==> inputs of wip/sierra <==
==> flow/design.v <==
`timescale 1ns / 1ps
module multiplier(    Rs, Rm, result  );
parameter N = 32; 
output wire[N-1:0] result;
input wire[N-1:0] Rs;
input wire[N-1:0] Rm;
assign result = Rm*Rs;
endmodule
`timescale 1ns / 1ps
module reg_sync(in_address_1,in_address_2,in_address_3,
						out_data_1,out_data_2,out_data_3,
						write_address_1, write_address_2,
						write_data_1, write_data_2,
						write_enable_1, write_enable_2,
						read_enable_1, read_enable_2, read_enable_3,
						rst, clk );
parameter N = 32;			  
reg [N-1:0] R [15:0];	 
input [3:0]in_address_1;
input [3:0]in_address_2;
input [3:0]in_address_3;
output reg [N-1:0]out_data_1;
output reg [N-1:0]out_data_2;
output reg [N-1:0]out_data_3;
input [3:0] write_address_1;
input[N-1:0] write_data_1;
input [3:0] write_address_2;
input[N-1:0] write_data_2;
input clk;
input rst;
input write_enable_1;
input write_enable_2;
input read_enable_1;
input read_enable_2;
input read_enable_3;
integer i;
always@(posedge clk) begin
	if (rst) begin
		for (i = 0; i < 16; i = i + 1)
			R[i] <= 0;
		out_data_1 <= 0;
		out_data_2 <= 0;
		out_data_3 <= 0;
	end else begin
		if (read_enable_1 == 1)
		out_data_1 <= R[in_address_1];
		if (read_enable_2 == 1)
		out_data_2 <= R[in_address_2];
		if (read_enable_3 == 1)
		out_data_3 <= R[in_address_3];
		if (write_enable_1 == 1) R[write_address_1] <= write_data_1;
		if (write_enable_2 == 1) R[write_address_2] <= write_data_2;
	end
end
endmodule 
`timescale 1ns / 1ps
module main_sync(clk, rst, ld_we, ld_addr, ld_data, start, a_addr, b_addr, c_addr,
		count, ready, done, result, rd_addr, rd_data);
parameter N = 32;
input clk;
input rst;
input ld_we;
input [3:0] ld_addr;
input [N-1:0] ld_data;
input start;
input [3:0] a_addr;
input [3:0] b_addr;
input [3:0] c_addr;
input [3:0] count;
output ready;
output reg done;
output [N-1:0] result;
input [3:0] rd_addr;
output [N-1:0] rd_data;
localparam IDLE = 2'd0, FIRST = 2'd1, MUL = 2'd2, WB = 2'd3;
reg [1:0] state;
reg [3:0] cnt;
reg [3:0] dst;
reg [N-1:0] reg_C;
wire [N-1:0] reg_A;
wire [N-1:0] reg_B;
wire [N-1:0] product;
wire go = (state == IDLE) && start;
reg_sync register(.in_address_1(a_addr), .in_address_2(b_addr), .in_address_3(rd_addr),
		.out_data_1(reg_A), .out_data_2(reg_B), .out_data_3(rd_data),
		.write_address_1(ld_addr), .write_address_2(dst),
		.write_data_1(ld_data), .write_data_2(reg_C),
		.write_enable_1(ld_we && (state == IDLE) && !start), .write_enable_2(state == WB),
		.read_enable_1(go), .read_enable_2(go), .read_enable_3(1'b1),
		.rst(rst), .clk(clk));
multiplier mult(.Rm(reg_A), .Rs((state == FIRST) ? reg_B : reg_C), .result(product));
assign ready = (state == IDLE);
assign result = reg_C;
always @(posedge clk) begin
	if (rst) begin
		state <= IDLE;
		cnt <= 0;
		dst <= 0;
		reg_C <= 0;
		done <= 0;
	end else begin
		done <= 0;
		case (state)
		IDLE: if (start) begin
			cnt <= count;
			dst <= c_addr;
			state <= FIRST;
		end
		FIRST: begin
			if (cnt == 0) begin
				reg_C <= reg_B;
				state <= WB;
			end else begin
				reg_C <= product;
				cnt <= cnt - 1;
				state <= (cnt == 1) ? WB : MUL;
			end
		end
		MUL: begin
			reg_C <= product;
			cnt <= cnt - 1;
			if (cnt == 1) state <= WB;
		end
		WB: begin
			state <= IDLE;
			done <= 1;
		end
		endcase
	end
end
endmodule
==> flow/run.sh <==
#!/bin/bash
# the make line also repeats each setting of config.mk as NAME=value (left out here)
make -C /OpenROAD-flow-scripts/flow DESIGN_CONFIG=/design/flow/config.mk WORK_HOME=/design/flow/orfs CLKGATE_MAP_FILE= finish
==> flow/config.mk <==
export PLATFORM = sky130hd
export DESIGN_NAME = main_sync
export DESIGN_NICKNAME = main_sync
export VERILOG_FILES = /design/flow/design.v
export SDC_FILE = /design/flow/constraint.sdc
export NUM_CORES = 4
export LEC_CHECK = 0
export CAP_MARGIN = 20
export CORE_MARGIN = 2
export CORE_UTILIZATION = 72
export CTS_CLUSTER_SIZE = 40
export HOLD_SLACK_MARGIN = 0.28
export PLACE_DENSITY_LB_ADDON = 0.0
export SETUP_SLACK_MARGIN = 1.43
export SLEW_MARGIN = 20
export TNS_END_PERCENT = 5
==> flow/constraint.sdc <==
create_clock -name core_clock -period 4.87 [get_ports {clk}]
set_input_delay 0.9740 -clock core_clock [delete_from_list [all_inputs] [get_ports {clk}]]
set_output_delay 0.9740 -clock core_clock [all_outputs]
set_load 0.01 [all_outputs]
==> wip/tundra (differences from wip/sierra) <==
- CTS_CLUSTER_SIZE: 40 -> 27
- HOLD_SLACK_MARGIN: 0.28 -> not set
- PLACE_DENSITY_LB_ADDON: 0.0 -> 0.26
- SETUP_SLACK_MARGIN: 1.43 -> 1.35
- TNS_END_PERCENT: 5 -> not set
==> flow/constraint.sdc (replaced) <==
create_clock -name core_clock -period 4.92 [get_ports {clk}]
set_input_delay 0.9840 -clock core_clock [delete_from_list [all_inputs] [get_ports {clk}]]
set_output_delay 0.9840 -clock core_clock [all_outputs]
set_load 0.01 [all_outputs]
==> results <==
Combined buffer and inverter count along the critical path: wip/sierra 4; wip/tundra 7
Clock power frac: wip/sierra 0.345; wip/tundra 0.329
Wire per inst: wip/sierra 31.7 µm; wip/tundra 33.9 µm
Maximum number of pins on one net before global-route repair: wip/sierra 74; wip/tundra 84
Max Fanout on Critical Path: wip/sierra 8; wip/tundra 9
Crit path DAT: wip/sierra 7.96 ns; wip/tundra 8.15 ns
Fraction of area in clock buffers and inverters: wip/sierra 0.0390; wip/tundra 0.0358
Status: wip/sierra failed layout checks; wip/tundra failed layout checks
Reasons for failing layout checks: wip/sierra negative setup slack; wip/tundra negative setup slack
Clock buffer count from CTS: wip/sierra 66; wip/tundra 60
Clock distribution power: wip/sierra 0.00543 W; wip/tundra 0.00514 W
Via count of the routed design: wip/sierra 38600; wip/tundra 40900
Post-Route Hold Slack: wip/sierra 0.476 ns; wip/tundra 0.499 ns
Drt total wl: wip/sierra 172000 µm; wip/tundra 184000 µm
Signed area change from the synthesized netlist to the final layout: wip/sierra 14.6%; wip/tundra 16.1%
Half-perimeter wire length after placement: wip/sierra 109000 µm; wip/tundra 113000 µm
Initial antenna violation count: wip/sierra 7; wip/tundra 22
Met2 layer usage reported by global route: wip/sierra 0.734; wip/tundra 0.767
Placed cell count: wip/sierra 5269; wip/tundra 5261
Crit path time final: wip/sierra 7.43 ns; wip/tundra 7.57 ns
Data required time at the worst endpoint: wip/sierra 5.40 ns; wip/tundra 5.50 ns
Max Clock Freq: wip/sierra 135 MHz; wip/tundra 132 MHz
Total combinational power: wip/sierra 0.00382 W; wip/tundra 0.00403 W
Routed wl met2: wip/sierra 76600 µm; wip/tundra 80400 µm
Post_cts resized: wip/sierra 57; wip/tundra 150
Sum of internal, switching and leakage power: wip/sierra 0.0158 W; wip/tundra 0.0156 W
Power and IR drop assume default switching activity.
